<file path="flow/design.v">
module vedic_2x2 (
    input  [1:0] a,
    input  [1:0] b,
    output [3:0] product
);
    wire [3:0] partial;
    wire c1, c2;
    assign partial[0] = a[0] & b[0];
    assign partial[1] = a[1] & b[0];
    assign partial[2] = a[0] & b[1];
    assign partial[3] = a[1] & b[1];
    assign product[0] = partial[0];
    assign {c1, product[1]} = partial[1] + partial[2];
    assign {c2, product[2]} = partial[3] + c1;
    assign product[3] = c2;
endmodule
module vedic_mult #(
    parameter WIDTH = 8
)(
    input  [WIDTH-1:0] a,
    input  [WIDTH-1:0] b,
    output [2*WIDTH-1:0] product
);
    generate
        if (WIDTH == 2) begin : base_case
            vedic_2x2 v2x2 (
                .a(a),
                .b(b),
                .product(product)
            );
        end else begin : recursive_case
            localparam HALF_WIDTH = WIDTH / 2;
            wire [WIDTH-1:0] q0, q1, q2, q3;
            wire [2*WIDTH-1:0] aligned_q0, aligned_q1, aligned_q2, aligned_q3;
            wire [2*WIDTH-1:0] temp1, temp2;
            vedic_mult #(HALF_WIDTH) m0 (
                .a(a[HALF_WIDTH-1:0]),
                .b(b[HALF_WIDTH-1:0]),
                .product(q0)
            );
            vedic_mult #(HALF_WIDTH) m1 (
                .a(a[WIDTH-1:HALF_WIDTH]),
                .b(b[HALF_WIDTH-1:0]),
                .product(q1)
            );
            vedic_mult #(HALF_WIDTH) m2 (
                .a(a[HALF_WIDTH-1:0]),
                .b(b[WIDTH-1:HALF_WIDTH]),
                .product(q2)
            );
            vedic_mult #(HALF_WIDTH) m3 (
                .a(a[WIDTH-1:HALF_WIDTH]),
                .b(b[WIDTH-1:HALF_WIDTH]),
                .product(q3)
            );
            assign aligned_q0 = {{WIDTH{1'b0}}, q0};
            assign aligned_q1 = {{HALF_WIDTH{1'b0}}, q1, {HALF_WIDTH{1'b0}}};
            assign aligned_q2 = {{HALF_WIDTH{1'b0}}, q2, {HALF_WIDTH{1'b0}}};
            assign aligned_q3 = {q3, {WIDTH{1'b0}}};
            assign temp1 = aligned_q0 + aligned_q1;
            assign temp2 = temp1 + aligned_q2;
            assign product = temp2 + aligned_q3;
        end
    endgenerate
endmodule
module sigmoid_activation #(
    parameter WIDTH = 16,
    parameter FRAC_BITS = 11
)(
    input  signed [WIDTH-1:0] x,
    output [WIDTH-1:0] y
);
    localparam signed [WIDTH-1:0] NEG_THRESHOLD = -(4 << FRAC_BITS);
    localparam signed [WIDTH-1:0] POS_THRESHOLD = (4 << FRAC_BITS);
    localparam [WIDTH-1:0] ZERO_VAL = {WIDTH{1'b0}};
    localparam [WIDTH-1:0] HALF_VAL = (1 << (WIDTH-1));
    localparam [WIDTH-1:0] ONE_VAL  = {WIDTH{1'b1}};
    reg [WIDTH-1:0] y_reg;
    always @(*) begin
        if ($signed(x) < NEG_THRESHOLD)
            y_reg = ZERO_VAL;
        else if ($signed(x) > POS_THRESHOLD)
            y_reg = ONE_VAL;
        else
            y_reg = HALF_VAL + {{3{x[WIDTH-1]}}, x[WIDTH-1:3]};
    end
    assign y = y_reg;
endmodule
module mac_unit #(
    parameter DATA_WIDTH = 8,
    parameter ACCUM_WIDTH = 32,
    parameter OUTPUT_WIDTH = 16,
    parameter USE_SQRT_CSLA = 1,
    parameter ENABLE_ACTIVATION = 1,
    parameter FRAC_BITS = 11
)(
    input  clk,
    input  rst_n,
    input  enable,
    input  clear_acc,
    input  [DATA_WIDTH-1:0] input_data,
    input  [DATA_WIDTH-1:0] weight,
    output [OUTPUT_WIDTH-1:0] mac_out,
    output [OUTPUT_WIDTH-1:0] activated_out,
    output valid,
    output overflow
);
    localparam MULT_WIDTH = 2 * DATA_WIDTH;
    wire [MULT_WIDTH-1:0] mult_result;
    reg [ACCUM_WIDTH-1:0] accumulator;
    reg [ACCUM_WIDTH-1:0] next_acc;
    wire [ACCUM_WIDTH:0] acc_sum;
    reg overflow_reg;
    reg valid_reg;
    vedic_mult #(
        .WIDTH(DATA_WIDTH)
    ) multiplier (
        .a(input_data),
        .b(weight),
        .product(mult_result)
    );
    assign acc_sum = {1'b0, accumulator} + {{(ACCUM_WIDTH-MULT_WIDTH+1){1'b0}}, mult_result};
    always @(*) begin
        if (enable) begin
            if (clear_acc) begin
                next_acc = {{(ACCUM_WIDTH-MULT_WIDTH){1'b0}}, mult_result};
            end else begin
                next_acc = acc_sum[ACCUM_WIDTH-1:0];
            end
        end else if (clear_acc) begin
            next_acc = {ACCUM_WIDTH{1'b0}};
        end else begin
            next_acc = accumulator;
        end
    end
    always @(posedge clk or negedge rst_n) begin
        if (!rst_n)
            accumulator <= {ACCUM_WIDTH{1'b0}};
        else
            accumulator <= next_acc;
    end
    always @(posedge clk or negedge rst_n) begin
        if (!rst_n)
            overflow_reg <= 1'b0;
        else if (clear_acc)
            overflow_reg <= 1'b0;
        else if (enable && acc_sum[ACCUM_WIDTH])
            overflow_reg <= 1'b1;
    end
    assign overflow = overflow_reg;
    assign mac_out = accumulator[OUTPUT_WIDTH-1:0];
    generate
        if (ENABLE_ACTIVATION) begin : gen_activation
            sigmoid_activation #(
                .WIDTH(OUTPUT_WIDTH),
                .FRAC_BITS(FRAC_BITS)
            ) activation (
                .x(mac_out),
                .y(activated_out)
            );
        end else begin : no_activation
            assign activated_out = mac_out;
        end
    endgenerate
    always @(posedge clk or negedge rst_n) begin
        if (!rst_n)
            valid_reg <= 1'b0;
        else
            valid_reg <= enable;
    end
    assign valid = valid_reg;
endmodule
module mac_array #(
    parameter NUM_CHANNELS = 4,
    parameter DATA_WIDTH = 8,
    parameter ACCUM_WIDTH = 32,
    parameter OUTPUT_WIDTH = 16
)(
    input  clk,
    input  rst_n,
    input  [NUM_CHANNELS-1:0] enable,
    input  [NUM_CHANNELS-1:0] clear_acc,
    input  [DATA_WIDTH*NUM_CHANNELS-1:0] input_data,
    input  [DATA_WIDTH*NUM_CHANNELS-1:0] weight,
    output [OUTPUT_WIDTH*NUM_CHANNELS-1:0] mac_out,
    output [OUTPUT_WIDTH*NUM_CHANNELS-1:0] activated_out,
    output [NUM_CHANNELS-1:0] valid,
    output [NUM_CHANNELS-1:0] overflow
);
    genvar i;
    generate
        for (i = 0; i < NUM_CHANNELS; i = i + 1) begin : mac_channels
            mac_unit #(
                .DATA_WIDTH(DATA_WIDTH),
                .ACCUM_WIDTH(ACCUM_WIDTH),
                .OUTPUT_WIDTH(OUTPUT_WIDTH)
            ) mac_inst (
                .clk(clk),
                .rst_n(rst_n),
                .enable(enable[i]),
                .clear_acc(clear_acc[i]),
                .input_data(input_data[DATA_WIDTH*(i+1)-1:DATA_WIDTH*i]),
                .weight(weight[DATA_WIDTH*(i+1)-1:DATA_WIDTH*i]),
                .mac_out(mac_out[OUTPUT_WIDTH*(i+1)-1:OUTPUT_WIDTH*i]),
                .activated_out(activated_out[OUTPUT_WIDTH*(i+1)-1:OUTPUT_WIDTH*i]),
                .valid(valid[i]),
                .overflow(overflow[i])
            );
        end
    endgenerate
endmodule
</file>
<file path="flow/run.sh">
#!/bin/bash
# the make line also repeats each setting of config.mk as NAME=value (left out here)
make -C /OpenROAD-flow-scripts/flow DESIGN_CONFIG=/design/flow/config.mk WORK_HOME=/design/flow/orfs CLKGATE_MAP_FILE= finish
</file>
<file path="flow/config.mk">
export PLATFORM = sky130hd
export DESIGN_NAME = mac_array
export DESIGN_NICKNAME = mac_array
export VERILOG_FILES = /design/flow/design.v
export SDC_FILE = /design/flow/constraint.sdc
export NUM_CORES = 4
export LEC_CHECK = 0
export ABC_AREA = 0
export CAP_MARGIN = 20
export CORE_MARGIN = 2
export CORE_UTILIZATION = 71
export CTS_CLUSTER_DIAMETER = 37
export CTS_CLUSTER_SIZE = 32
export PLACE_DENSITY_LB_ADDON = 0.19
export SETUP_SLACK_MARGIN = 0.48
export SLEW_MARGIN = 20
</file>
<file path="flow/constraint.sdc">
create_clock -name core_clock -period 1.87 [get_ports {clk}]
set_input_delay 0.3740 -clock core_clock [delete_from_list [all_inputs] [get_ports {clk}]]
set_output_delay 0.3740 -clock core_clock [all_outputs]
set_load 0.01 [all_outputs]
</file>
==> writeup.txt, run 1 <==
The run stopped with a tool error. With the half-perimeter wire length after detailed placement at 70600 µm, the placeable core area is 0.0296 mm². The stage where the run came to a stop is clock tree synthesis. The tally of unique sky130hd cells used after synthesis was 67. The average instance in the mapped netlist occupies 8.44 µm². The mux cell area share after synthesis was 2.21%.

The horizontal die dimension reported for this design is 177 µm. For this design, Yosys synthesis ends with a cell count of 2526. With the total I/O pin count at 210, the worst slack after detailed placement is -6.20 ns. At floorplan, the net count of the design was reported as 3068.

The main logic family after synthesis is adder cells. Per the OpenROAD floorplan log, the height of the die is 177 µm. Among all cell types in the netlist, the one instantiated most often is sky130_fd_sc_hd__ha_1. At the end of routability-driven placement, the weighted congestion stood at 0.990. The count of port buffers added during placement works out to 209. The basic-gate share of the synthesized area counting and, or, nand and nor cells is 19.3%. In the post-synthesis netlist, the biggest area contributors are sky130_fd_sc_hd__ha_1, sky130_fd_sc_hd__dfrtp_1, sky130_fd_sc_hd__fa_1, sky130_fd_sc_hd__and2_1, sky130_fd_sc_hd__inv_1. For this run, the chip area from Yosys synthesis comes to 0.0213 mm². The site row count is 63, and the async set or reset register ratio after synthesis is 100%.

After technology mapping, the gate count stands at 2526. The number of flops mapped to enable cells by yosys was 0. The cell area after synthesis was 0.0213 mm²; the register bit count reported by yosys was 136. Summing the areas of all xor and xnor instances in the mapped netlist gives 7.97% of the synthesized area. The commonest cells after synthesis are sky130_fd_sc_hd__ha_1, sky130_fd_sc_hd__inv_1, sky130_fd_sc_hd__and2_1.

The initial utilization of the core area, before any placement, comes to 71.9%. In this run the cell area measured after placement is 0.0289 mm². Sequential elements use 16.0% of the synthesized area. The cell type with the largest total area after synthesis is sky130_fd_sc_hd__ha_1. The area share of and-or/or-and cells after synthesis was 15.1%.

The tool reported: "[ERROR DPL-0038] Utilization greater than 100%, impossible to legalize". The top cell type's share of synthesized area is 21.4%, and the number of warnings issued by yosys is 2. The tools report the die area as 0.0314 mm². The synthesis report names the predominant flop master as sky130_fd_sc_hd__dfrtp_1.

The fraction of the mapped netlist area in adder cells was 31.2%.
[per-stage QoR]
| stage | hold WS, ns | instances |
|---|---|---|
| 2_1_floorplan | 0.0784 | 2526 |
| 3_3_place_gp | 0.300 | 3507 |
| 3_5_place_dp | 0.310 | 3507 |
==> inputs of run 2 (changes only) <==
- ABC_AREA: 0 -> default
- CORE_UTILIZATION: 71 -> 40
- CTS_CLUSTER_DIAMETER: 37 -> default
- CTS_CLUSTER_SIZE: 32 -> default
- PLACE_DENSITY_LB_ADDON: 0.19 -> default
- SETUP_SLACK_MARGIN: 0.48 -> 2.12
- clock period: 1.87 -> 8.31 ns (I/O delays scaled with it)
==> run 2 against run 1 <==
Effect of this change: the run now finishes clean; area after synthesis unchanged; die size up 76%; synthesized cell count unchanged.
==> writeup.txt, run 2 <==
Once layout is done, the placed cells without fillers occupy 0.0298 mm². Looking at the max-slew report, the worst-margin pin has a slew of 1.13 ns. The part of the total power dissipated in sequential elements is 8.4%. Headroom to the max-slew limit came out at 24.6%. In this run the top signal layer used is met4. OpenROAD reports that the post-layout worst path occupies 90.2% of the period.

The vertical extent of the die works out to 235 µm (+32%). The antenna cell count came out at 0. The basic-gate share of the synthesized area counting and, or, nand and nor cells was 19.3% (unchanged).

Along the critical path, the tally of buffer and inverter instances is 7. The routed length on met2 came out at 28700 µm. The synthesis run shows the most used standard cells to be sky130_fd_sc_hd__ha_1, sky130_fd_sc_hd__inv_1, sky130_fd_sc_hd__and2_1. The run gives 84 (+33%) for the site row count.

Per report_power, the top consumer among the power groups is combinational cells. STA reports the tightest min-delay check as being of type flop to flop. The number of setup violations in the final report came out at 0. The number of vias in the routed layout came out at 18800. The cell area after synthesis came out at 0.0213 mm² (unchanged). The critical path crosses 31 cells after its start point. Number of nets produced by synthesis: 3068 (unchanged).

The worst setup path is launched from a primary input. The total power per unit cell area works out to 419 mW/mm². Dividing the detail-routed wire length by the instance count gives 16.5 µm. The worst path in the final design needs a cycle of 7.49 ns, including I/O delays and setup.

Once detail routing completed, the nets flagged for antenna violations numbered 0. The logs give 2526 (unchanged) for the post-synthesis instance total and 0 for the remaining global-route overflow. The number of warnings issued by yosys is 2 (unchanged), and the clock insertion delay at the later pin of the skew report is 0.44 ns. STA puts the critical path data arrival time at 7.81 ns. The worst IR drop on VDD was 242 µV. TritonCTS built the clock tree. Per the final timing report, the hold violations number 0. By area the synthesized netlist is led by sky130_fd_sc_hd__ha_1, sky130_fd_sc_hd__dfrtp_1, sky130_fd_sc_hd__fa_1, sky130_fd_sc_hd__and2_1, sky130_fd_sc_hd__inv_1. In this design, the critical path's most frequently occurring cell is sky130_fd_sc_hd__ha_4. The stage delay of the slowest cell on the critical path is 0.56 ns. Count of port buffers added during placement: 209 (unchanged).

The tools report the worst clock skew on the final layout as 0.0127 ns. The register bit count reported by yosys was 136 (unchanged). The amount of wire on met3 after detailed routing is 1610 µm.

The worst setup path is captured at a flop. The number of flops mapped to enable cells by yosys works out to 0 (unchanged). Entering global routing, the biggest net connects 75 pins. The net count of the finished layout is 3423.

Overall routing resource usage recorded by global route was 20.6%. The tools report the startpoint of the most critical setup path as input_data[25]. The switching part of the total works out to 46.0%. The leakage component of the power was reported as 14.0 nW.

The script extracted a net switching power of 5.75 mW. In this run the worst setup path terminates at mac_channels[3].mac_inst.accumulator[14]. For the routed wire length, the log shows 59000 µm. Beginning of the worst register-to-register path: mac_channels[3].mac_inst.accumulator[0].

The total I/O pin count is 210 (unchanged). The top cell type's share of synthesized area is 21.4% (unchanged), and the number of detailed-route iterations in the first pass is 5. The floorplan die width was 235 µm (+32%). Setup repair after global routing could not meet its margin everywhere. The critical path endpoint has a required time of 8.63 ns. The run gives 4 for the depth of the CTS H-tree.

The post-synthesis area per instance is 8.44 µm² (unchanged). The tools report the placeable core area as 0.0527 mm² (+78%). The tally of unique sky130hd cells used after synthesis is 67 (unchanged), and the area share of and-or/or-and cells after synthesis is 15.1% (unchanged). The number of clock sinks came to 136. The fraction of the mapped netlist area in adder cells came out at 31.2% (unchanged).

The cell type with the largest total area after synthesis was sky130_fd_sc_hd__ha_1. After the first detailed-routing iteration, the DRC count stood at 694. The first global-routing pass estimated 95000 µm of wire.

With the chip area from the yosys synthesis statistics at 0.0213 mm² (unchanged), the number of violations of the max-capacitance limit is 0. The total number of warnings across the stage logs is 41, and the count of instantiated cells in the yosys netlist is 2526 (unchanged). The reported sequential group power was 1.05 mW. The highest-delay cell along the critical path is sky130_fd_sc_hd__fa_1.

With the half-perimeter wire length after detailed placement at 43700 µm (-38%), the internal power is 6.74 mW. Counting cells, the worst reg-to-reg path comes to 11. The routed wirelength on the met1 layer is recorded as 27100 µm. The type of the worst setup path is primary input to flop.

The async set or reset register ratio after synthesis was 100% (unchanged); the final total negative setup slack was 0 ns. The die area was 0.0552 mm² (+76%); the floorplan-stage core utilization was 40.5% (-31 points). The largest fanout on the critical path is 5, and the number of antenna violations at the first check in global routing is 0. The launch instance of the worst min-delay path is mac_channels[1].mac_inst.overflow_reg. Across all register-to-register paths, the minimum setup slack is 5.09 ns. Routability congestion estimate from global placement: 0.859 (-13%). For hold timing, the worst endpoint is mac_channels[1].mac_inst.overflow_reg. The tools report the sequential fraction of the synthesis area as 16.0% (unchanged). The tools report the post-placement cell area as 0.0254 mm² (-12%). Per the final report, max-transition violations number 0.

Critical path's top delay family: adder cells. The endpoint identified for the worst register-to-register timing path is mac_channels[3].mac_inst.accumulator[18]. The worst hold path depth came out at 2.

Looking at the clock tree report, the root buffer type is sky130_fd_sc_hd__clkbuf_16. The relative contribution of the clock network to total power was 6.1%; the xor/xnor share of the synthesized area was 7.97% (unchanged). The run gives 133 MHz as the highest achievable clock rate. For the clock group, total power comes out at 0.767 mW. CTS added clock buffers totalling 17. The share of total power dissipated in combinational logic is 85.4%. The mux cell area share after synthesis is 2.21% (unchanged). The most numerous cell in the Yosys netlist is sky130_fd_sc_hd__ha_1. Main logic family after synthesis: adder cells. The clock passes through at most 2 buffers.

Mean number of vias per cell: 5.25. On the worst setup and hold paths after CTS, the clock-pin slew comes to 0.06 ns. Per the synth stats, the flop cell with the highest instance count is sky130_fd_sc_hd__dfrtp_1. For the number of global-route vias before repair, the log shows 19000.

Per the detail_route report, DRC violations left total 0. Between the synthesized netlist and the finished layout, the area growth was recorded as 39.8%. The flow ran to the end and the layout has no timing, DRC or antenna violations. The power in combinational cells is 10.7 mW.
==> run 2: timing repair <==
item,4_1_cts,5_1_grt
hold buffers,0,0
setup buffers,90,66
pin swaps,310,276
setup endpoints to repair,108,105
gates resized,413,227
==> run 2: final cells by class <==
type,instances,area (µm²)
Fill cell,4507,22800
Multi-Input combinational cell,2000,19700
Timing Repair Buffer,459,4260
Sequential cell,136,3400
Inverter,267,1000
Tap cell,688,861
Clock buffer,20,457
Clock inverter,10,121
==> run 2: per-layer routing <==
metal | up-vias | track usage [%]
met2 | 301 | 35.4
met1 | 9185 | 26.9
met4 | 0 | 6.12
met5 | - | 0
li1 | 9234 | -
met3 | 70 | 2.54
==> run 2: stage by stage <==
stage / instances / total power, mW / hold slack (ns) / setup slack (ns) / util (%)
5_1_grt: 3580 / 13.3 / 0.521 / 0.535 / 56.6
6_report: 3580 / 12.5 / 0.492 / 0.817 / 56.6
3_5_place_dp: 3394 / 8.22 / 0.489 / -0.159 / 48.2
2_1_floorplan: 2526 / 6.39 / 0.464 / 0.679 / -
3_3_place_gp: 3394 / 8.11 / 0.486 / -0.0310 / 48.2
4_1_cts: 3514 / 10.8 / 0.504 / 0.744 / 53.5
==> inputs of run 3 (changes only) <==
- CAP_MARGIN: 20 -> 25
- CORE_UTILIZATION: 40 -> 50
- CTS_CLUSTER_DIAMETER: default -> 383
- GPL_ROUTABILITY_DRIVEN: default -> 0
- GPL_TIMING_DRIVEN: default -> 0
- MIN_ROUTING_LAYER: default -> met2
- PLACE_DENSITY: default -> 0.45
- SETUP_SLACK_MARGIN: 2.12 -> default
- TNS_END_PERCENT: default -> 65
- clock period: 8.31 -> 8.5 ns (I/O delays scaled with it)
==> run 3 against run 2 <==
Effect of this change: the layout now fails its checks (design-rule violations); critical path type unchanged; clock power is 2.9% lower; largest power group unchanged; total power is 33% lower; design area is 16% lower; sequential share of layout area is 2.1 points higher; synthesized cell count stayed put; setup slack worse by 0.60 ns.
==> writeup.txt, run 3 <==
The flow ran to the end, but the layout failed its checks. The report lists the violated layout checks as design-rule violations. The total power per unit cell area works out to 333 mW/mm² (-21%). With the number of flops mapped to enable cells by yosys at 0 (unchanged), the final-report hold violation count is 0 (unchanged).

The worst IR drop on VDD was 251 µV (+3.3%); the final clock period utilization by the worst path was 97.4% (+7.2 points). The critical path endpoint is mac_channels[2].mac_inst.accumulator[23]. The clock insertion delay at the later pin of the skew report is 0.45 ns (about the same). The largest fanout on the critical path was 8 (+3).

The run gives 1 (-1) for the worst hold path depth. For the end-of-flow core utilization, the log shows 59.9% (+3.2 points). The relative contribution of the clock network to total power is 8.9% (+2.8 points), and the post-layout worst setup margin is 0.221 ns (-0.596 ns).

The final total negative setup slack came out at 0 ns (unchanged). The global-route wire length before repair is 88100 µm (-7.3%). Per the synthesis report, the dominant area consumer among library cells is sky130_fd_sc_hd__ha_1.

The run gives 42200 µm (-3.4%) as the half-perimeter wire length after detailed placement. For the switching power, the log shows 4.17 mW (-27%). For the global-route usage over all layers, the log shows 36.5% (+16 points). With the die area at 0.0443 mm² (-20%), the switching part of the total is 49.8% (+3.8 points).

For the routed wire length, the log shows 54500 µm (-7.6%). The count of port buffers added during placement was 208 (-0.48%); the register bit count reported by yosys was 136 (unchanged). The synthesis-to-layout area growth was 18.0%. The run gives 3068 (unchanged) for the number of nets produced by synthesis. The logs give 0.0213 mm² (unchanged) for the cell area after synthesis and 0.515 ns (+0.0230 ns) for the smallest hold slack. The number of global-route vias before repair was 27500 (+45%). The area share of and-or/or-and cells after synthesis works out to 15.1% (unchanged). The total I/O pin count is 210 (unchanged). For this run, the leading register cell type out of synthesis is sky130_fd_sc_hd__dfrtp_1.

The antenna cell count was 0 (unchanged); the data required time of the worst path was 8.87 ns (+0.24 ns). The part of the total power dissipated in sequential elements was 12.2% (+3.8 points). The run gives 0 (unchanged) as the number of setup violations in the final report. The capture point of the worst register-to-register path is recorded as mac_channels[3].mac_inst.accumulator[22]. Count of instantiated cells in the yosys netlist: 2526 (unchanged). The run gives 0.0420 mm² (-20%) as the placeable core area. The tools report the worst slack after detailed placement as -1.22 ns (-1.06 ns). The type of the worst setup path was primary input to flop.

Startpoint of the most critical setup path: input_data[16]. For the residual DRC count, the log shows 2 (+2). For the floorplan-stage core utilization, the log shows 50.7% (+10 points).

The number of detailed-route iterations in the first pass came out at 54 (+49). Basic-gate share of the synthesized area counting and, or, nand and nor cells: 19.3% (unchanged). For the worst max-slew margin expressed relative to the limit, the log shows 41.4% (+17 points). The tools report the site row count as 75 (-11%).

The tools report the cell at the root of the clock tree as sky130_fd_sc_hd__clkbuf_16. The post-synthesis area per instance is 8.44 µm² (unchanged). Timing would allow up to 121 MHz. For reference, the top cells by count after synthesis are sky130_fd_sc_hd__ha_1, sky130_fd_sc_hd__inv_1, sky130_fd_sc_hd__and2_1.

The critical path data arrival time came out at 8.65 ns (+0.84 ns). The mean routed wirelength per cell works out to 16.4 µm (-0.17%). The stage delay of the slowest cell on the critical path came out at 0.52 ns (-0.04 ns). The run gives 0.0114 ns (-0.00136 ns) for the worst clock skew on the final layout. The post-layout net count came out at 3303 (-3.5%). The run gives 21.4% (unchanged) for the top cell type's share of synthesized area.

The run gives 1.03 mW (about the same) for the reported sequential group power. The final total power came out at 8.37 mW (-33%). Critical path's top delay family: adder cells. The startpoint identified for the worst hold timing path is mac_channels[2].mac_inst.overflow_reg. TritonCTS built the clock tree. The run gives 0 (unchanged) as the remaining global-route overflow. The run gives 2.21% (unchanged) for the mux cell area share after synthesis.

The kind of path behind the tightest hold check was flop to flop. The count of buffer and inverter cells on the critical path was 4 (-3); the power attributed to the clock group was 0.745 mW (-2.9%). The run gives 2 (unchanged) as the number of buffers between clock root and the deepest sink. The group with the largest share of power is combinational cells.

The final antenna-violating net count was 0 (unchanged); the clock input transition at the sequential cells of the worst setup and hold paths was 0.07 ns (about the same). The highest-delay cell along the critical path is sky130_fd_sc_hd__fa_1. The fraction of the mapped netlist area in adder cells came out at 31.2% (unchanged). The tally of unique sky130hd cells used after synthesis is 67 (unchanged), and the static leakage power is 13.0 nW (-7.2%). Looking at the hold checks, the worst path lands on mac_channels[2].mac_inst.overflow_reg. The run gives 6.60 mW (-38%) for the power in combinational cells. The xor/xnor share of the synthesized area is 7.97% (unchanged), and the mean number of vias per cell is 7.64 (+46%). The depth of the worst register-to-register path works out to 10 (-1).

The most numerous cell in the Yosys netlist is sky130_fd_sc_hd__ha_1. The vertical extent of the die is 210 µm (-10%). The TritonCTS buffer count was 17 (unchanged); the total number of warnings across the stage logs was 40 (-2.4%).

For the number of vias in the routed layout, the log shows 25300 (+35%). The number of sinks driven by the clock tree was 136 (unchanged). The worst register-to-register path begins at mac_channels[3].mac_inst.accumulator[0]. The routed design could run at a clock period as short as 8.28 ns. The chip area from the yosys synthesis statistics is 0.0213 mm² (unchanged). The path length in cells of the critical path came out at 29 (-6.5%).

The nature of the critical path endpoint is a flop. With the number of antenna violations at the first check in global routing at 0 (unchanged), the depth of the CTS H-tree is 4 (unchanged). The floorplan die width was 210 µm (-10%). The setup slack of the most critical reg-to-reg path was 5.30 ns (+0.21 ns).

Most repeated library cell on the critical path: sky130_fd_sc_hd__ha_1. For the pin count of the biggest net entering global routing, the log shows 82 (+9.3%). The iteration-0 DRC count of the detailed router is 3493 (+400%), and the async set or reset register ratio after synthesis is 100% (unchanged).

The sequential fraction of the synthesis area is 16.0% (unchanged), and the post-synthesis instance total is 2526 (unchanged). Proportion of power drawn by combinational gates: 78.8% (-6.6 points). The tools report the final number of max-transition violations as 0 (unchanged). After synthesis, the largest family of logic cells by area is adder cells. Number of warnings issued by yosys: 2 (unchanged). The worst setup path is launched from a primary input.

The run gives 4.20 mW (-38%) as the internal power. With the slew at the pin closest to its max-slew limit at 0.878 ns (-0.248 ns), the number of violations of the max-capacitance limit is 0 (unchanged). The synthesis report lists the most area-consuming cells as sky130_fd_sc_hd__ha_1, sky130_fd_sc_hd__dfrtp_1, sky130_fd_sc_hd__fa_1, sky130_fd_sc_hd__and2_1, sky130_fd_sc_hd__inv_1.
## run 3: final cells by class
cell class	instances	area [µm²]
buffer	119	754
clock buffer	17	425
fill	3845	16900
multi-input combinational	2000	16500
timing repair buffer	220	2210
sequential	136	3400
clock inverter	15	143
inverter	267	1000
tap	539	674
## run 3: metal layers
metal | track usage (%) | share of wire (%) | wire, µm
met5 | 7.56 | 0.44 | 239
met4 | 4.76 | 6.0 | 3260
met3 | 51.4 | 41 | 22300
met2 | 43.0 | 53 | 28700
met1 | - | 0 | 0
## run 3: timing repair
item,4_1_cts,5_1_grt
hold endpoints to repair,0,0
pin swaps,13,27
hold buffers,0,0
resized,42,80
endpoints found under the setup margin,55,81
setup buffers,4,6
cloned,0,1
## run 3: metrics by stage
| step | cell area, µm² | cells |
|---|---|---|
| 6_report | 25200 | 3313 |
| 3_5_place_dp | 24100 | 3274 |
| 4_1_cts | 24900 | 3308 |
| 3_3_place_gp | 24100 | 3273 |
| 5_1_grt | 25200 | 3313 |
| 2_1_floorplan | 21300 | 2526 |
==> inputs of run 4 (changes only) <==
- ABC_AREA: default -> 0
- CAP_MARGIN: 25 -> 20
- CORE_UTILIZATION: 50 -> 58
- CTS_CLUSTER_DIAMETER: 383 -> 46
- GPL_ROUTABILITY_DRIVEN: 0 -> 1
- HOLD_SLACK_MARGIN: default -> -0.0
- MIN_ROUTING_LAYER: met2 -> met1
- PLACE_DENSITY: 0.45 -> default
- PLACE_DENSITY_LB_ADDON: default -> 0.26
- SLEW_MARGIN: 20 -> 5
- TNS_END_PERCENT: 65 -> default
- clock period: 8.5 -> 4.63 ns (I/O delays scaled with it)
==> run 4 against run 3 <==
Effect of this change: design area up 18%; sequential share of layout area down 2.1 points; the layout fails its checks (negative setup slack); core utilization up 22 points; setup slack worse by 2.8 ns; critical path depth down 4; via count down 18%.
==> writeup.txt, run 4 <==
The most numerous cell in the Yosys netlist is sky130_fd_sc_hd__ha_1. The half-perimeter wire length after detailed placement was 42600 µm (+0.78%); the async set or reset register ratio after synthesis was 100% (unchanged). With the mean number of vias per cell at 6.11 (-20%), the count of buffer and inverter cells on the critical path is 5 (+1). The number of global-route vias before repair came out at 20600 (-25%). According to the timing report, the critical path is captured at mac_channels[2].mac_inst.accumulator[23]. The proportion of power drawn by combinational gates came out at 86.4% (+7.6 points). The tools report the die area as 0.0383 mm² (-14%).

The floorplan-stage core utilization was 58.5% (+7.8 points). The type of the worst setup path was primary input to flop. The run gives 2 (unchanged) as the number of buffers between clock root and the deepest sink. The mean routed wirelength per cell was 20.4 µm (+24%); the slew at the pin closest to its max-slew limit was 0.918 ns (+0.0399 ns). The kind of cell with the highest combined delay along the critical path is adder cells.

The run gives 139 MHz as the highest achievable clock rate. The run gives 7.9% (-4.3 points) as the part of the total power dissipated in sequential elements. The reported sequential group power was 1.91 mW (+85%). The floorplan die width is 196 µm (-7.0%).

With the power in combinational cells at 21.0 mW (+220%), the total I/O pin count is 210 (unchanged). The run gives 0 (unchanged) for the number of flops mapped to enable cells by yosys. Worst hold path depth: 1 (unchanged). The flow ran to the end, but the layout failed its checks. The total power per unit cell area is 814 mW/mm² (+140%).

The run gives 4 (unchanged) as the depth of the CTS H-tree. The tools report the launch instance of the worst min-delay path as mac_channels[2].mac_inst.overflow_reg. The final clock period utilization by the worst path was 155% (+58 points). Fraction of the mapped netlist area in adder cells: 31.2% (unchanged). The timing report shows the most common cell along the critical path to be sky130_fd_sc_hd__ha_1. The number of vias in the routed layout came out at 20800 (-18%). Post-synth the commonest register cell is sky130_fd_sc_hd__dfrtp_1. The post-synthesis area per instance is 8.44 µm² (unchanged), and the tally of unique sky130hd cells used after synthesis is 67 (unchanged).

For the relative contribution of the clock network to total power, the log shows 5.7% (-3.2 points). For reference, the top cells by area after synthesis are sky130_fd_sc_hd__ha_1, sky130_fd_sc_hd__dfrtp_1, sky130_fd_sc_hd__fa_1, sky130_fd_sc_hd__and2_1, sky130_fd_sc_hd__inv_1. The basic-gate share of the synthesized area counting and, or, nand and nor cells is 19.3% (unchanged).

With the TritonCTS buffer count at 17 (unchanged), the mux cell area share after synthesis is 2.21% (unchanged). Final-report hold violation count: 0 (unchanged). Number of warnings issued by yosys: 2 (unchanged).

The run gives 0 (unchanged) as the antenna cell count. The layout filler cell count is 2029 (-47%). The sequential fraction of the synthesis area was 16.0% (unchanged). The tools report the routed wire length as 69400 µm (+27%). The run gives 0 (unchanged) for the final antenna-violating net count. The depth of the worst register-to-register path works out to 9 (-1). The largest fanout on the critical path was 8 (unchanged); the power attributed to the clock group was 1.38 mW (+85%).

The global-route wire length before repair is 97700 µm (+11%), and the site row count is 70 (-6.7%). The tools report the number of antenna violations at the first check in global routing as 0 (unchanged). For the number of detailed-route iterations in the first pass, the log shows 10 (-81%). The logs give 2526 (unchanged) for the count of instantiated cells in the yosys netlist and 113 (+113) for the number of setup violations in the final report. In this run the worst hold path is classified as flop to flop. For the pin count of the biggest net entering global routing, the log shows 73 (-11%).

The total placed cells including tap cells came out at 3203 (-2.2%). STA classifies the critical path startpoint as a primary input. The layer flagged by global routing as most heavily used is met2.

The tools report the cell at the root of the clock tree as sky130_fd_sc_hd__clkbuf_16. The run gives 0.44 ns (about the same) for the clock insertion delay at the later pin of the skew report. Setup slack of the most critical reg-to-reg path: 1.65 ns (-3.65 ns). Chip area from the yosys synthesis statistics: 0.0213 mm² (unchanged).

TritonCTS built the clock tree. With the met3 capacity usage during global routing at 3.61% (-48 points), the post-layout net count is 3466 (+4.9%). The worst setup path is captured at a flop. The number of sinks driven by the clock tree is 136 (unchanged). Static leakage power: 14.1 nW (+8.8%). The congestion estimate from routability-driven global placement came to 0.907. The clock input transition at the sequential cells of the worst setup and hold paths was 0.06 ns (about the same). The register bit count reported by yosys is 136 (unchanged). The synthesis-to-layout area growth came out at 39.9%. For the finished layout, the period the worst path requires is 7.18 ns. The global-route met1 utilization was 37.1% (+37 points). The logs give 1552 (-56%) for the iteration-0 DRC count of the detailed router and 0 (unchanged) for the number of violations of the max-capacitance limit.

Worst IR drop on VDD: 588 µV (+130%). The end-of-flow core utilization was 81.8% (+22 points); the top cell type's share of synthesized area was 21.4% (unchanged). With the worst max-slew margin expressed relative to the limit at 38.5% (-2.9 points), the vertical extent of the die is 196 µm (-7.0%). The switching part of the total works out to 48.5% (-1.3 points).

The number of standard cells in the layout, taps in and fillers out is 3405 (+2.8%). With the final total power at 24.3 mW (+190%), the final number of max-transition violations is 0 (unchanged). With the critical path data arrival time at 7.53 ns (-1.12 ns), the flip-flop and latch area is 0.00340 mm² (unchanged). The area occupied by multi-input gates is 0.0198 mm² (+20%). The run gives 0 (unchanged) as the remaining global-route overflow. Global-route usage over all layers: 30.7% (-5.8 points).

With the count of port buffers added during placement at 208 (unchanged), the internal power is 12.5 mW (+200%). The placeable core area was 0.0364 mm² (-13%). The main logic family after synthesis is adder cells.

The xor/xnor share of the synthesized area is 7.97% (unchanged). The tools report the post-synthesis instance total as 2526 (unchanged). Per the synthesis report, the dominant area consumer among library cells is sky130_fd_sc_hd__ha_1.

The run gives -2.55 ns (-2.77 ns) as the post-layout worst setup margin. The reg-to-reg endpoint is mac_channels[2].mac_inst.accumulator[23]. The commonest cells after synthesis are sky130_fd_sc_hd__ha_1, sky130_fd_sc_hd__inv_1, sky130_fd_sc_hd__and2_1. The cell area after synthesis was 0.0213 mm² (unchanged); the stage delay of the slowest cell on the critical path was 0.59 ns (+0.07 ns).

The number of nets produced by synthesis is 3068 (unchanged), and the data required time of the worst path is 4.98 ns (-3.89 ns). In this run the layout check failures are negative setup slack. For the worst clock skew on the final layout, the log shows 0.0246 ns (+0.0133 ns).

Highest-delay cell along the critical path: sky130_fd_sc_hd__clkdlybuf4s50_1. The area share of and-or/or-and cells after synthesis was 15.1% (unchanged). Setup repair after global routing could not meet its margin everywhere. The met2 global-route usage was 56.5% (+13 points). The run gives 11.8 mW (+180%) for the switching power. Looking at the group totals, the largest power group turns out to be combinational cells. The residual DRC count was 0 (-2).

The path length in cells of the critical path works out to 25 (-14%). Total number of warnings across the stage logs: 41 (+2.5%). In this run the critical register-to-register path is launched from mac_channels[2].mac_inst.accumulator[3]. The launch point of the critical path was reported as weight[18]. The path with the worst hold slack has its endpoint at mac_channels[2].mac_inst.overflow_reg.
run 4: through the flow:
stage	setup slack [ns]	cell area, µm²	hold slack, ns	setup TNS (ns)
2_1_floorplan	-2.26	22700	0.464	-180.10
3_3_place_gp	-3.39	25400	0.497	-732.96
3_5_place_dp	-3.49	25400	0.498	-312.53
4_1_cts	-2.40	28300	0.512	-192.27
5_1_grt	-2.65	29800	0.524	-225.60
6_report	-2.55	29800	0.508	-207.04
run 4: routing by layer:
layer	wire, µm	vias to the layer above
met5	0	-
met1	26800	10200
li1	-	9321
met2	35200	962
met4	3540	0
met3	3830	319
run 4: layout make-up:
type	instances	share of cell area, %
Buffer	119	2.64
Clock buffer	18	1.44
Clock inverter	14	0.466
Inverter	267	3.36
Multi-Input combinational cell	2000	66.5
Sequential cell	136	11.4
Tap cell	468	1.96
Timing Repair Buffer	383	12.2
run 4: timing repair:
item	4_1_cts	5_1_grt
resized	474	228
setup endpoints to repair	116	114
pin swaps	232	258
hold buffers	0	0
setup buffers	108	73
cloned	1	0
==> inputs of run 5 (changes only) <==
- ABC_AREA: 0 -> default
- CORE_UTILIZATION: 58 -> 72
- CTS_CLUSTER_DIAMETER: 46 -> default
- GPL_ROUTABILITY_DRIVEN: 1 -> default
- GPL_TIMING_DRIVEN: 0 -> default
- HOLD_SLACK_MARGIN: -0.0 -> default
- MIN_ROUTING_LAYER: met1 -> default
- PLACE_DENSITY: default -> 0.92
- PLACE_DENSITY_LB_ADDON: 0.26 -> default
- SLEW_MARGIN: 5 -> 20
- clock period: 4.63 -> 7.66 ns (I/O delays scaled with it)
==> run 5 against run 4 <==
Effect of this change: the run now fails in global routing; area after synthesis is the same; synthesized cell count is the same; die size shrank 19%.
==> writeup.txt, run 5 <==
The post-synthesis area per instance is 8.44 µm² (unchanged). The tools report the sequential fraction of the synthesis area as 16.0% (unchanged). The root buffer cell chosen for the clock tree is sky130_fd_sc_hd__clkbuf_16. The basic-gate share of the synthesized area counting and, or, nand and nor cells is 19.3% (unchanged). The async set or reset register ratio after synthesis was 100% (unchanged); the depth of the CTS H-tree was 4 (unchanged).

The tools report the step where the flow halted as global routing. By count the netlist is led by sky130_fd_sc_hd__ha_1, sky130_fd_sc_hd__inv_1, sky130_fd_sc_hd__and2_1. With the number of flops mapped to enable cells by yosys at 0 (unchanged), the number of buffers between clock root and the deepest sink is 2 (unchanged). The run gives 2 (unchanged) as the number of warnings issued by yosys. The flow did not finish.

The cts-stage hold buffer count was 0 (unchanged). The xor/xnor share of the synthesized area was 7.97% (unchanged); the count of instantiated cells in the yosys netlist was 2526 (unchanged). The logs give 0.0213 mm² (unchanged) for the chip area from the yosys synthesis statistics and 3068 (unchanged) for the number of nets produced by synthesis. The most numerous cell in the Yosys netlist was sky130_fd_sc_hd__ha_1. The cell type with the largest total area after synthesis is sky130_fd_sc_hd__ha_1. The most used flip-flop cell after synthesis is sky130_fd_sc_hd__dfrtp_1.

With the floorplan-stage core utilization at 73.7% (+15 points), the area share of and-or/or-and cells after synthesis is 15.1% (unchanged). The logs give 17 (unchanged) for the TritonCTS buffer count and 62 (-11%) for the site row count. The vertical extent of the die was 176 µm (-10%); the post-synthesis instance total was 2526 (unchanged). Placeable core area: 0.0289 mm² (-21%).

The tool reported: "[ERROR DPL-0038] Utilization greater than 100%, impossible to legalize". The top cell type's share of synthesized area was 21.4% (unchanged). With the total placed cells including tap cells at 3303 (+3.1%), the register bit count reported by yosys is 136 (unchanged).

With the routability congestion estimate from global placement at 0.938 (+3.4%), the cell area after synthesis is 0.0213 mm² (unchanged). The tally of unique sky130hd cells used after synthesis is 67 (unchanged), and the die area is 0.0310 mm² (-19%). The mux cell area share after synthesis works out to 2.21% (unchanged). The main area contributors are sky130_fd_sc_hd__ha_1, sky130_fd_sc_hd__dfrtp_1, sky130_fd_sc_hd__fa_1, sky130_fd_sc_hd__and2_1, sky130_fd_sc_hd__inv_1. The floorplan die width was 176 µm (-10%).

The run gives 136 (unchanged) as the number of sinks driven by the clock tree. Yosys shows that the main logic family after synthesis is adder cells. The half-perimeter wire length after detailed placement was 50300 µm (+18%).

The count of port buffers added during placement works out to 209 (+0.48%). The run gives 210 (unchanged) for the total I/O pin count. The run gives 31.2% (unchanged) for the fraction of the mapped netlist area in adder cells.

For the worst slack after detailed placement, the log shows -1.05 ns (+2.44 ns).
==> run 5: metrics by stage <==
| step | power (mW) | cell area (µm²) |
|---|---|---|
| 4_1_cts | 11.4 | 27300 |
| 2_1_floorplan | 6.08 | 21400 |
| 3_3_place_gp | 9.25 | 25600 |
| 3_5_place_dp | 9.69 | 25600 |
==> run 5: what timing repair did <==
action | in CTS
buffers inserted | 22
gates resized | 213
endpoints found under the setup margin | 85
cloned | 1
pin swaps | 143
==> inputs of run 6 (changes only) <==
- ABC_AREA: default -> 1
- CAP_MARGIN: 20 -> 0
- CORE_ASPECT_RATIO: default -> 0.84
- CORE_UTILIZATION: 72 -> 16
- CTS_CLUSTER_DIAMETER: default -> 133
- GPL_ROUTABILITY_DRIVEN: default -> 0
- GPL_TIMING_DRIVEN: default -> 1
- MAX_ROUTING_LAYER: default -> met4
- MIN_ROUTING_LAYER: default -> met1
- PLACE_DENSITY: 0.92 -> default
- PLACE_DENSITY_LB_ADDON: default -> 0.26
- SETUP_SLACK_MARGIN: default -> 1.62
- SLEW_MARGIN: 20 -> 35
- clock period: 7.66 -> 13.3 ns (I/O delays scaled with it)
==> run 6 against run 5 <==
Effect of this change: the run now finishes clean; area after synthesis up 13%; synthesized cell count increased by 50%; die size grew to 5.0 times the previous value.
==> writeup.txt, run 6 <==
In this run, power in the clock network comes to 0.518 mW. The slew at the pin closest to its max-slew limit is 0.886 ns, and the sequential fraction of the synthesis area is 14.1% (-1.8 points). The number of sinks driven by the clock tree came out at 136 (unchanged). Group with the largest share of power: combinational cells.

The synthesis run identifies the leading combinational cell family as simple AND/OR/NAND/NOR gates. The cell sitting at the root of the clock tree is a sky130_fd_sc_hd__clkbuf_16. Entering global routing, the biggest net connects 57 pins. For this block, the routed nets add up to 75400 µm of wire. For the worst flop-to-flop path, the logic depth is 14. Critical path data arrival time: 9.29 ns. The count of instantiated cells in the yosys netlist came out at 3797 (+50%). In this design, the largest share of critical-path delay is due to adder cells.

The layout filler cell count was 17100. Together, buffers and inverters on the worst path number 7. The final number of max-transition violations is 0. In this run the power density over the cells is 193 mW/mm².

The post-placement cell area is 0.0277 mm² (+8.4%). Floorplan die width: 427 µm (+140%). The count of port buffers added during placement is 209 (unchanged). Power attributed to combinational cells is 4.30 mW. The worst slack after detailed placement came out at 3.82 ns (+4.87 ns). The synthesis-to-layout area growth was 17.6%; the total number of warnings across the stage logs was 38.

The worst-case reg-to-reg setup slack stands at 10.79 ns. With the cell area after synthesis at 0.0241 mm² (+13%), the fraction of the mapped netlist area in adder cells is 27.6% (-3.6 points). In this run the tightest slew margin relative to its limit is 40.8%. The net count of the finished layout is 4394. For the completed layout, the total cell area is recorded as 0.0283 mm².

The worst setup path is captured at a flop. Cell type with the largest total area after synthesis: sky130_fd_sc_hd__ha_1. Final total negative setup slack: 0 ns.

For the cts-stage hold buffer count, the log shows 0 (unchanged). The run gives 2 for the worst hold path depth. The first detailed-routing pass ran for 5 iterations. The mean routed wirelength per cell is 12.9 µm, and the die area is 0.154 mm² (+400%). The tools report the global-route usage over all layers as 10.3%. The highest-delay cell along the critical path is sky130_fd_sc_hd__clkdlybuf4s50_1. The most numerous cell in the Yosys netlist is sky130_fd_sc_hd__nand2_1. The worst path uses 66.8% of the clock period. Derived from the worst setup path, the maximum achievable clock frequency is 113 MHz. The mux cell area share after synthesis was 0% (-2.2 points); the final-report hold violation count was 0.

The half-perimeter wire length after detailed placement was 62400 µm (+24%). The clock insertion delay at the later pin of the skew report is 0.52 ns, and the part of the total power dissipated in sequential elements is 11.7%. The area share of and-or/or-and cells after synthesis is 7.24% (-7.9 points). The floorplan-stage core utilization came out at 16.1% (-58 points). Across all setup checks in the final design, the least slack found is 4.42 ns. The TritonCTS buffer count came out at 17 (unchanged). The number of flops mapped to enable cells by yosys was 0 (unchanged); the residual DRC count was 0. The run gives 21900 for the number of global-route vias before repair. The power report puts the net switching power at 3.08 mW. Across the routed clock network, the largest skew measured is 0.0202 ns. The data required time of the worst path came out at 13.71 ns. Per STA, the endpoint of the critical path is mac_channels[2].mac_inst.accumulator[21]. The run gives 0 for the number of setup violations in the final report.

The xor/xnor share of the synthesized area works out to 3.75% (-4.2 points). The design draws 5.46 mW. The proportion of power drawn by combinational gates was 78.8%. Per the timing report, the most critical flop-to-flop path originates at mac_channels[0].mac_inst.accumulator[0]. Launch instance of the worst min-delay path: mac_channels[2].mac_inst.overflow_reg. The flow ran to the end and the layout has no timing, DRC or antenna violations. The run gives 5 for the number of antenna violations at the first check in global routing. The tools report the iteration-0 DRC count of the detailed router as 1147. Counting instances in the post-synthesis netlist gives the leading cell types as sky130_fd_sc_hd__nand2_1, sky130_fd_sc_hd__inv_1, sky130_fd_sc_hd__ha_1. The kind of path behind the tightest hold check was flop to flop. Worst-case hold path end point: mac_channels[2].mac_inst.overflow_reg. The tools report the total placed cells including tap cells as 5813 (+76%).

The run gives 2.38 mW for the internal power. By area the synthesized netlist is led by sky130_fd_sc_hd__ha_1, sky130_fd_sc_hd__nand2_1, sky130_fd_sc_hd__dfrtp_1, sky130_fd_sc_hd__inv_1, sky130_fd_sc_hd__fa_1. The placeable core area was 0.149 mm² (+420%); the area occupied by multi-input gates was 0.0164 mm². Post-CTS setup repair buffer count: 0 (-100%). The chip area from the yosys synthesis statistics came out at 0.0241 mm² (+13%). The basic-gate share of the synthesized area counting and, or, nand and nor cells was 29.5% (+10 points). The capture point of the worst register-to-register path is recorded as mac_channels[0].mac_inst.accumulator[20].

With the stage delay of the slowest cell on the critical path at 0.67 ns, the smallest hold slack is 0.542 ns. TritonCTS built the clock tree. The total I/O pin count is 210 (unchanged), and the tally of unique sky130hd cells used after synthesis is 37 (-45%). The worst setup path is launched from a primary input.

Setup repair after global routing left no endpoint under its margin. Number of violations of the max-capacitance limit: 0. In this run the worst path has a maximum fanout of 8.

With the vertical extent of the die at 359 µm (+100%), the number of warnings issued by yosys is 2 (unchanged). End-of-flow core utilization: 18.9%. The final antenna-violating net count is 0. The top cell type's share of synthesized area is 18.9% (-2.4 points), and the number of buffers between clock root and the deepest sink is 2 (unchanged).

The worst-case IR drop observed on VDD is 113 µV. The run gives 6.34 µm² (-25%) for the post-synthesis area per instance. Startpoint of the most critical setup path: weight[20]. The first global-routing pass estimated 122000 µm of wire. With the number of nets produced by synthesis at 4339 (+41%), the mean number of vias per cell is 3.78. The relative contribution of the clock network to total power came out at 9.5%.

Global routing finished with a remaining overflow of 0. The path length in cells of the critical path is 33, and the clock input transition at the sequential cells of the worst setup and hold paths is 0.07 ns. Across all layers, the routed design uses 22100 vias.

The flip-flop and latch area came out at 0.00340 mm². The tools report the site row count as 130 (+110%). For the finished layout, the period the worst path requires is 8.88 ns.

Async set or reset register ratio after synthesis: 100% (unchanged). The run gives 3797 (+50%) for the post-synthesis instance total. For this design the static power due to leakage is 16.3 nW.

Net switching is 56.5% of the power. The logs give 0 (-100%) for the number of resized instances in the post-cts repair step and 5846 for the number of standard cells in the layout, taps in and fillers out. The type of the worst setup path was primary input to flop. Register bit count reported by yosys: 136 (unchanged). The main flop type is sky130_fd_sc_hd__dfrtp_1.

Sequential power for this build is 0.640 mW. For the depth of the CTS H-tree, the log shows 4 (unchanged).
-- run 6: layout make-up --
type                       count  share of cell area [%]
inverter                     865                    11.5
tap                         1980                    8.75
timing repair buffer         224                    7.81
clock buffer                  18                    1.55
antenna                        1                 0.00884
sequential                   136                    12.0
multi-input combinational   2608                    57.9
clock inverter                14                   0.526
-- run 6: layer usage --
| layer | vias up | wire length (µm) | global-route usage (%) |
|---|---|---|---|
| met5 | - | 0 | - |
| met4 | 0 | 1210 | 2.42 |
| met3 | 56 | 2260 | 1.46 |
| met2 | 289 | 31400 | 15.1 |
| met1 | 10100 | 40500 | 14.8 |
| li1 | 11700 | - | - |
==> inputs of run 7 (changes only) <==
- CAP_MARGIN: 0 -> 20
- CORE_ASPECT_RATIO: 0.84 -> default
- CORE_UTILIZATION: 16 -> 56
- CTS_CLUSTER_DIAMETER: 133 -> default
- GPL_ROUTABILITY_DRIVEN: 0 -> default
- GPL_TIMING_DRIVEN: 1 -> default
- MAX_ROUTING_LAYER: met4 -> default
- MIN_ROUTING_LAYER: met1 -> default
- PLACE_DENSITY: default -> 0.38
- PLACE_DENSITY_LB_ADDON: 0.26 -> default
- SETUP_SLACK_MARGIN: 1.62 -> default
- SLEW_MARGIN: 35 -> 20
- clock period: 13.3 -> 4.93 ns (I/O delays scaled with it)
==> run 7 against run 6 <==
Effect of this change: register-to-register slack worse by 8.3 ns; first-iteration DRC count up 76%; non-clock buffer count up 416; total power rose to 4.8 times the previous value; clock power rose to 2.7 times the previous value; core utilization up 67 points; flip-flop count unchanged; sequential share of layout area down 2.6 points; now fails the layout checks on negative setup slack; count of clock-buffer cells in the layout down 1; area after synthesis unchanged; design area up 28%; final cell count down 18%; highest routed layer is now met5.
==> writeup.txt, run 7 <==
The run gives 0% (unchanged) for the mux cell area share after synthesis. TritonCTS built the clock tree. The type recorded for the worst min-delay path is primary input to asynchronous set/reset pin. The type of the worst setup path is primary input to flop. By instance count, the leading cell after synthesis is sky130_fd_sc_hd__nand2_1. The slowest stage of the critical path is the sky130_fd_sc_hd__fa_1 cell. The data required time of the worst path was 5.30 ns (-8.41 ns). The basic-gate share of the synthesized area counting and, or, nand and nor cells was 29.5% (unchanged); the layout filler cell count was 2358 (-86%). The group with the largest share of power is combinational cells.

The tools report the critical path endpoint as mac_channels[3].mac_inst.accumulator[31]. The area share of and-or/or-and cells after synthesis works out to 7.24% (unchanged). The tools report the number of buffers between clock root and the deepest sink as 2 (unchanged). For the post-placement cell area, the log shows 0.0300 mm² (+8.4%). For the post-synthesis instance total, the log shows 3797 (unchanged). The depth of the worst register-to-register path is 14 (unchanged).

Routability-driven placement finished with a final weighted congestion of 0.916. With the number of standard cells in the layout, taps in and fillers out at 4820 (-18%), the final number of max-transition violations is 0 (unchanged). The floorplan die width is 211 µm (-51%). Number of global-route vias before repair: 26100 (+19%). The reported sequential group power was 1.80 mW (+180%). The cts-stage hold buffer count is 0 (unchanged). The residual DRC count came out at 0 (unchanged). Ranked by instance count, the synthesized netlist is headed by sky130_fd_sc_hd__nand2_1, sky130_fd_sc_hd__inv_1, sky130_fd_sc_hd__ha_1. The tools report the critical path data arrival time as 6.53 ns (-2.76 ns). For the final antenna-violating net count, the log shows 0 (unchanged). The vertical extent of the die works out to 211 µm (-41%).

The report lists the violated layout checks as negative setup slack. The count of port buffers added during placement works out to 209 (unchanged). The top cell type's share of synthesized area works out to 18.9% (unchanged). The number of detailed-route iterations in the first pass is 6 (+1), and the power in combinational cells is 23.3 mW (+440%). The stage delay of the slowest cell on the critical path was 0.50 ns (-0.17 ns). For the total I/O pin count, the log shows 210 (unchanged).

The tools report the TritonCTS buffer count as 17 (unchanged). STA lists the startpoint of the worst register-to-register path as mac_channels[0].mac_inst.accumulator[0]. The tools report the floorplan-stage core utilization as 57.0% (+41 points). The chip area from the yosys synthesis statistics was 0.0241 mm² (unchanged); the largest fanout on the critical path was 8 (unchanged). Main flop type: sky130_fd_sc_hd__dfrtp_1. Per the timing report, the achievable frequency comes out to 162 MHz. Number of nets produced by synthesis: 4339 (unchanged). The run gives 0 (unchanged) for the number of flops mapped to enable cells by yosys.

The tally of unique sky130hd cells used after synthesis came out at 37 (unchanged). The count of buffer and inverter cells on the critical path is 8 (+1), and the fraction of the mapped netlist area in adder cells is 27.6% (unchanged). Among the non-sequential cells, simple AND/OR/NAND/NOR gates take the most area.

The final clock period utilization by the worst path is 125% (+58 points). Per STA, the worst path accumulates the most delay in the family adder cells. With the post-synthesis area per instance at 6.34 µm² (unchanged), the total power per unit cell area is 730 mW/mm² (+280%).

The run gives 1.02 ns (+0.139 ns) for the slew at the pin closest to its max-slew limit. The number of warnings issued by yosys came out at 2 (unchanged). The remaining global-route overflow was 0 (unchanged); the number of sinks driven by the clock tree was 136 (unchanged). The area occupied by multi-input gates was 0.0226 mm² (+38%); the total number of warnings across the stage logs was 43 (+13%). The half-perimeter wire length after detailed placement was 55700 µm (-11%). Reg-to-reg endpoint: mac_channels[0].mac_inst.accumulator[20]. The sequential fraction of the synthesis area was 14.1% (unchanged). The register bit count reported by yosys was 136 (unchanged).

Setup repair after global routing could not meet its margin everywhere. The run gives 2.50 ns (-8.29 ns) as the setup slack of the most critical reg-to-reg path. The tools report the part of the total power dissipated in sequential elements as 6.8% (-4.9 points). The count of instantiated cells in the yosys netlist was 3797 (unchanged).

The async set or reset register ratio after synthesis was 100% (unchanged). The flow ran to the end, but the layout failed its checks. The clock input transition at the sequential cells of the worst setup and hold paths was 0.07 ns (about the same). The tools report the depth of the CTS H-tree as 4 (unchanged). The cell that appears most often on the critical path is sky130_fd_sc_hd__ha_4. For the post-layout worst setup margin, the log shows -1.23 ns (-5.65 ns).

The run gives 0.504 ns (-0.0384 ns) for the smallest hold slack. The proportion of power drawn by combinational gates came out at 87.9% (+9.1 points). For the antenna cell count, the log shows 0 (-1). The run gives 32.7% (+22 points) for the global-route usage over all layers. The run gives 85.9% (+67 points) for the end-of-flow core utilization. The number of vias in the routed layout is 26900 (+22%).

The tools report the cell area after synthesis as 0.0241 mm² (unchanged). For the design area, the log shows 0.0363 mm² (+28%). The switching part of the total works out to 52.0% (-4.5 points). The tools report the final total power as 26.5 mW (+380%). The flip-flop and latch area is 0.00340 mm² (unchanged).

The root buffer cell chosen for the clock tree is sky130_fd_sc_hd__clkbuf_16. Final critical-path required period: 6.16 ns. The run gives 0.0422 mm² (-72%) as the placeable core area.

The internal power is 12.7 mW (+430%). The synthesis-to-layout area growth works out to 50.8%. The run gives 0.0446 mm² (-71%) as the die area. The final-report hold violation count was 0 (unchanged). The run gives 2024 (+76%) as the iteration-0 DRC count of the detailed router.

The tools report the total placed cells including tap cells as 4666 (-20%). The cell type with the largest total area after synthesis is sky130_fd_sc_hd__ha_1. The run gives 75 (-42%) for the site row count. The run gives 13.8 mW (+350%) as the switching power. The relative contribution of the clock network to total power was 5.3% (-4.2 points); the number of violations of the max-capacitance limit was 0 (unchanged).

The number of antenna violations at the first check in global routing came out at 1 (-4). The tools report the static leakage power as 19.4 nW (+19%). For the global-route wire length before repair, the log shows 119000 µm (-2.5%).

The xor/xnor share of the synthesized area was 3.75% (unchanged). After synthesis, the cell types taking the most area are sky130_fd_sc_hd__ha_1, sky130_fd_sc_hd__nand2_1, sky130_fd_sc_hd__dfrtp_1, sky130_fd_sc_hd__inv_1, sky130_fd_sc_hd__fa_1. With the number of setup violations in the final report at 108 (+108), the post-layout net count is 4810 (+9.5%). With the worst max-slew margin expressed relative to the limit at 31.7% (-9.1 points), the path length in cells of the critical path is 35 (+6.1%). The worst IR drop on VDD was 599 µV (+430%); the pin count of the biggest net entering global routing was 71 (+25%).

The worst setup path is launched from a primary input. The clock insertion delay at the later pin of the skew report was 0.48 ns (-0.04 ns). The run gives 5.58 (+48%) for the mean number of vias per cell. According to the timing report, the critical path is launched from input_data[25].

STA classifies the critical path endpoint as a flop. The run gives 1.41 mW (+170%) for the power attributed to the clock group. The worst clock skew on the final layout came out at 0.0149 ns (-0.00527 ns).

The mean routed wirelength per cell came out at 17.6 µm (+36%). The routed wire length came out at 84800 µm (+12%).
-- run 7: per-layer routing --
layer,GRT usage (%),vias up,wire [µm]
li1,-,12500,-
met1,38.1,12900,32100
met2,59.3,1189,43200
met3,5.34,334,5250
met4,13.3,2,4360
met5,0,-,13
-- run 7: per-stage QoR --
step | setup slack (ns) | TNS (ns)
final | -1.23 | -101.27
after global routing | -1.36 | -118.26
after CTS | -0.981 | -87.42
after detailed placement | -2.04 | -203.58
after global placement | -1.87 | -187.98
after floorplan | -1.17 | -104.81
-- run 7: timing repair --
action,CTS,global route
pin swaps,335,477
setup endpoints to repair,114,111
resized,552,753
buffers inserted,65,62
-- run 7: layout make-up --
cell class / count / area share (%)
clock inverters: 15 / 0.524
flip-flops and latches: 136 / 9.38
repair buffers: 640 / 15.7
inverters: 865 / 9.12
clock buffers: 17 / 1.17
well taps: 539 / 1.86
multi-input cells: 2608 / 62.3
==> inputs of run 8 (changes only) <==
- ABC_AREA: 1 -> 0
- CORE_UTILIZATION: 56 -> 70
- CTS_CLUSTER_DIAMETER: default -> 196
- CTS_CLUSTER_SIZE: default -> 34
- GPL_ROUTABILITY_DRIVEN: default -> 1
- GPL_TIMING_DRIVEN: default -> 1
- HOLD_SLACK_MARGIN: default -> -0.0
- MIN_ROUTING_LAYER: default -> met1
- PLACE_DENSITY: 0.38 -> default
- PLACE_DENSITY_LB_ADDON: default -> 0.26
- SLEW_MARGIN: 20 -> 5
- TNS_END_PERCENT: default -> 5
- clock period: 4.93 -> 6.63 ns (I/O delays scaled with it)
==> run 8 against run 7 <==
Effect of this change: die size down 29%; the run now fails in global routing; synthesized cell count down 33%; area after synthesis down 11%.
==> writeup.txt, run 8 <==
The run stopped with a tool error. The step where the flow halted was global routing. The tool reported: "[ERROR DPL-0038] Utilization greater than 100%, impossible to legalize". The floorplan die width came out at 179 µm (-16%).

The post-synthesis instance total is 2526 (-33%), and the tally of unique sky130hd cells used after synthesis is 67 (+81%). The chip area from the yosys synthesis statistics is 0.0213 mm² (-11%). In this run the clock root is driven by a sky130_fd_sc_hd__clkbuf_16. The routability congestion estimate from global placement came out at 0.938 (+2.4%). For reference, the top logic cell family by area is adder cells.

The tools report the die area as 0.0319 mm² (-29%). Sorting the synthesized cells by how often they occur yields sky130_fd_sc_hd__ha_1, sky130_fd_sc_hd__inv_1, sky130_fd_sc_hd__and2_1. The worst slack after detailed placement is -2.08 ns (-0.0409 ns), and the post-synthesis area per instance is 8.44 µm² (+33%). The most numerous cell in the Yosys netlist is sky130_fd_sc_hd__ha_1. Fraction of the mapped netlist area in adder cells: 31.2% (+3.6 points). The cts-stage hold buffer count came out at 0 (unchanged). The register bit count reported by yosys was 136 (unchanged).

The cell area after synthesis came out at 0.0213 mm² (-11%). The run gives 4 (unchanged) for the depth of the CTS H-tree. In the post-synthesis netlist, the biggest area contributors are sky130_fd_sc_hd__ha_1, sky130_fd_sc_hd__dfrtp_1, sky130_fd_sc_hd__fa_1, sky130_fd_sc_hd__and2_1, sky130_fd_sc_hd__inv_1. TritonCTS buffer count: 17 (unchanged). The site row count is 63 (-16%), and the mux cell area share after synthesis is 2.21% (+2.2 points).

The largest total area in the synthesized netlist belongs to sky130_fd_sc_hd__ha_1. The number of warnings issued by yosys is 2 (unchanged). The total placed cells including tap cells came out at 3322 (-29%). With the xor/xnor share of the synthesized area at 7.97% (+4.2 points), the floorplan-stage core utilization is 71.5% (+15 points).

The most used flip-flop cell after synthesis is sky130_fd_sc_hd__dfrtp_1. For the placeable core area, the log shows 0.0298 mm² (-29%). The area share of and-or/or-and cells after synthesis is 15.1% (+7.9 points), and the vertical extent of the die is 179 µm (-16%).

Count of port buffers added during placement: 209 (unchanged). For the total I/O pin count, the log shows 210 (unchanged). With the basic-gate share of the synthesized area counting and, or, nand and nor cells at 19.3% (-10 points), the count of instantiated cells in the yosys netlist is 2526 (-33%). The number of nets produced by synthesis was 3068 (-29%). With the async set or reset register ratio after synthesis at 100% (unchanged), the top cell type's share of synthesized area is 21.4% (+2.4 points).

The number of flops mapped to enable cells by yosys was 0 (unchanged). The logs give 136 (unchanged) for the number of sinks driven by the clock tree and 2 (unchanged) for the number of buffers between clock root and the deepest sink. The logs give 16.0% (+1.8 points) for the sequential fraction of the synthesis area and 49500 µm (-11%) for the half-perimeter wire length after detailed placement.
[run 8: stage by stage]
step	area (µm²)	total power [mW]	hold WS (ns)
2_1_floorplan	21600	7.08	0.464
3_3_place_gp	25800	10.8	0.491
3_5_place_dp	25800	11.3	0.501
4_1_cts	27800	13.7	0.537
[run 8: what timing repair did]
item,CTS
setup buffers,35
gates cloned,1
setup endpoints to repair,103
gates resized,321
pin swaps,195
==> inputs of run 9 (changes only) <==
- CAP_MARGIN: 20 -> 30
- CORE_ASPECT_RATIO: default -> 0.68
- CORE_UTILIZATION: 70 -> 64
- CTS_CLUSTER_DIAMETER: 196 -> 133
- CTS_CLUSTER_SIZE: 34 -> default
- GPL_ROUTABILITY_DRIVEN: 1 -> 0
- GPL_TIMING_DRIVEN: 1 -> 0
- HOLD_SLACK_MARGIN: -0.0 -> 0.25
- TNS_END_PERCENT: 5 -> default
- clock period: 6.63 -> 13.3 ns (I/O delays scaled with it)
==> run 9 against run 8 <==
Effect of this change: the run now finishes clean; area after synthesis stayed put; die size is 9.2% higher; synthesized cell count stayed put.
==> writeup.txt, run 9 <==
Per report_power, the Sequential row totals 0.640 mW. The highest-delay cell along the critical path was sky130_fd_sc_hd__nor3_1. The worst hold path depth works out to 1. The post-CTS setup repair buffer count is 0 (-100%). The depth of the CTS H-tree is 4 (unchanged), and the fraction of the mapped netlist area in adder cells is 31.2% (unchanged).

The most common cell in the synthesized netlist is sky130_fd_sc_hd__ha_1. For the number of violations of the max-capacitance limit, the log shows 0. Ranked by instance count, the synthesized netlist is headed by sky130_fd_sc_hd__ha_1, sky130_fd_sc_hd__inv_1, sky130_fd_sc_hd__and2_1. The sequential fraction of the synthesis area is 16.0% (unchanged).

The DRC violation total left in the routed layout is recorded as 0. The layout report lists the combined flip-flop and latch area as 0.00340 mm². Mux cell area share after synthesis: 2.21% (unchanged). The run gives 15.1% (unchanged) for the area share of and-or/or-and cells after synthesis. The report puts the cell count of the worst reg-to-reg path at 10. By area the synthesized netlist is led by sky130_fd_sc_hd__ha_1, sky130_fd_sc_hd__dfrtp_1, sky130_fd_sc_hd__fa_1, sky130_fd_sc_hd__and2_1, sky130_fd_sc_hd__inv_1. The run gives 38 for the total number of warnings across the stage logs. For the placeable core area, the log shows 0.0330 mm² (+11%).

The mean routed wirelength per cell is 16.8 µm. The pin count of the biggest net entering global routing is 82, and the cell area after synthesis is 0.0213 mm² (unchanged). The tools report the final total negative setup slack as 0 ns. The tools report the number of nets produced by synthesis as 3068 (unchanged).

The run gives 0 (-100%) for the number of resized instances in the post-cts repair step. The run finished with no timing, DRC or antenna violations. The tools report the floorplan-stage core utilization as 64.5% (-7.0 points). The setup slack of the most critical reg-to-reg path is 10.04 ns.

Per the hold report, the tightest min-delay path originates at mac_channels[2].mac_inst.overflow_reg. The TritonCTS buffer count was 17 (unchanged); the register bit count reported by yosys was 136 (unchanged). The final report lists the setup-violating endpoint count as 0.

The worst clock skew on the final layout was 0.0107 ns; the final total power was 5.16 mW. In this run, flip-flops and latches consume 12.4% of the power. Clock network power for this build is 0.471 mW.

The count of port buffers added during placement was 208 (-0.48%). The routed wire length is 53600 µm, and the stage delay of the slowest cell on the critical path is 0.63 ns. Cts-stage hold buffer count: 0 (unchanged). The run gives 19.3% (unchanged) for the basic-gate share of the synthesized area counting and, or, nand and nor cells. The number of sinks driven by the clock tree came out at 136 (unchanged). Tally of unique sky130hd cells used after synthesis: 67 (unchanged). The run gives 8.44 µm² (unchanged) for the post-synthesis area per instance. The xor/xnor share of the synthesized area was 7.97% (unchanged). With the post-synthesis instance total at 2526 (unchanged), the async set or reset register ratio after synthesis is 100% (unchanged). The number of flops mapped to enable cells by yosys works out to 0 (unchanged). The area growth from synthesis to layout is 15.2%. The vertical extent of the die was 154 µm (-13%); the floorplan die width was 225 µm (+26%). For this run, the leading register cell type out of synthesis is sky130_fd_sc_hd__dfrtp_1. The run gives 21.4% (unchanged) for the top cell type's share of synthesized area. Per STA, the worst path accumulates the most delay in the family adder cells.

The cell at the root of the clock tree was sky130_fd_sc_hd__clkbuf_16. The run gives 0 as the final antenna-violating net count. The number of detailed-route iterations in the first pass is 6, and the chip area from the yosys synthesis statistics is 0.0213 mm² (unchanged).

The main logic family after synthesis is adder cells. The half-perimeter wire length after detailed placement is 43600 µm (-12%). The logs give 2526 (unchanged) for the count of instantiated cells in the yosys netlist and 2 (unchanged) for the number of warnings issued by yosys. The number of antenna violations at the first check in global routing is 0. The number of buffers between clock root and the deepest sink is 2 (unchanged). According to the timing report, the data required time at the worst endpoint equals 13.63 ns. The logs give 0.0348 mm² (+9.2%) for the die area and 12.7 nW for the static leakage power.

The cell type with the largest total area after synthesis is sky130_fd_sc_hd__ha_1. The internal portion of the total power is 2.60 mW. The site row count came out at 55 (-13%). With the total I/O pin count at 210 (unchanged), the critical path data arrival time is 10.59 ns.
## run 9: cell type report
class / instances / share of cell area (%)
multi-input combinational: 2000 / 65.8
clock inverter: 14 / 0.566
buffer: 123 / 3.13
timing repair buffer: 211 / 8.67
clock buffer: 18 / 1.75
sequential: 136 / 13.9
inverter: 267 / 4.08
tap: 427 / 2.18
## run 9: metal layers
| layer | vias to the layer above | part of all wire, % | global-route usage (%) |
|---|---|---|---|
| met4 | 0 | 1.2 | 5.55 |
| met1 | 8997 | 48 | 45.0 |
| li1 | 9044 | - | - |
| met5 | - | 0 | 0 |
| met2 | 614 | 45 | 49.0 |
| met3 | 75 | 6.0 | 4.79 |
## run 9: per-stage QoR
stage | hold slack (ns) | utilization (%) | area [µm²] | cells | worst slack (ns)
2_1_floorplan | 0.464 | - | 21300 | 2526 | 4.02
3_3_place_gp | 0.491 | 72.5 | 23900 | 3161 | 2.69
3_5_place_dp | 0.496 | 72.6 | 24000 | 3163 | 2.48
4_1_cts | 0.511 | 74.3 | 24500 | 3195 | 2.91
5_1_grt | 0.524 | 74.3 | 24500 | 3196 | 2.70
6_report | 0.506 | 74.3 | 24500 | 3196 | 3.04
Power figures rest on the tool's default switching activity, not on a simulated workload.
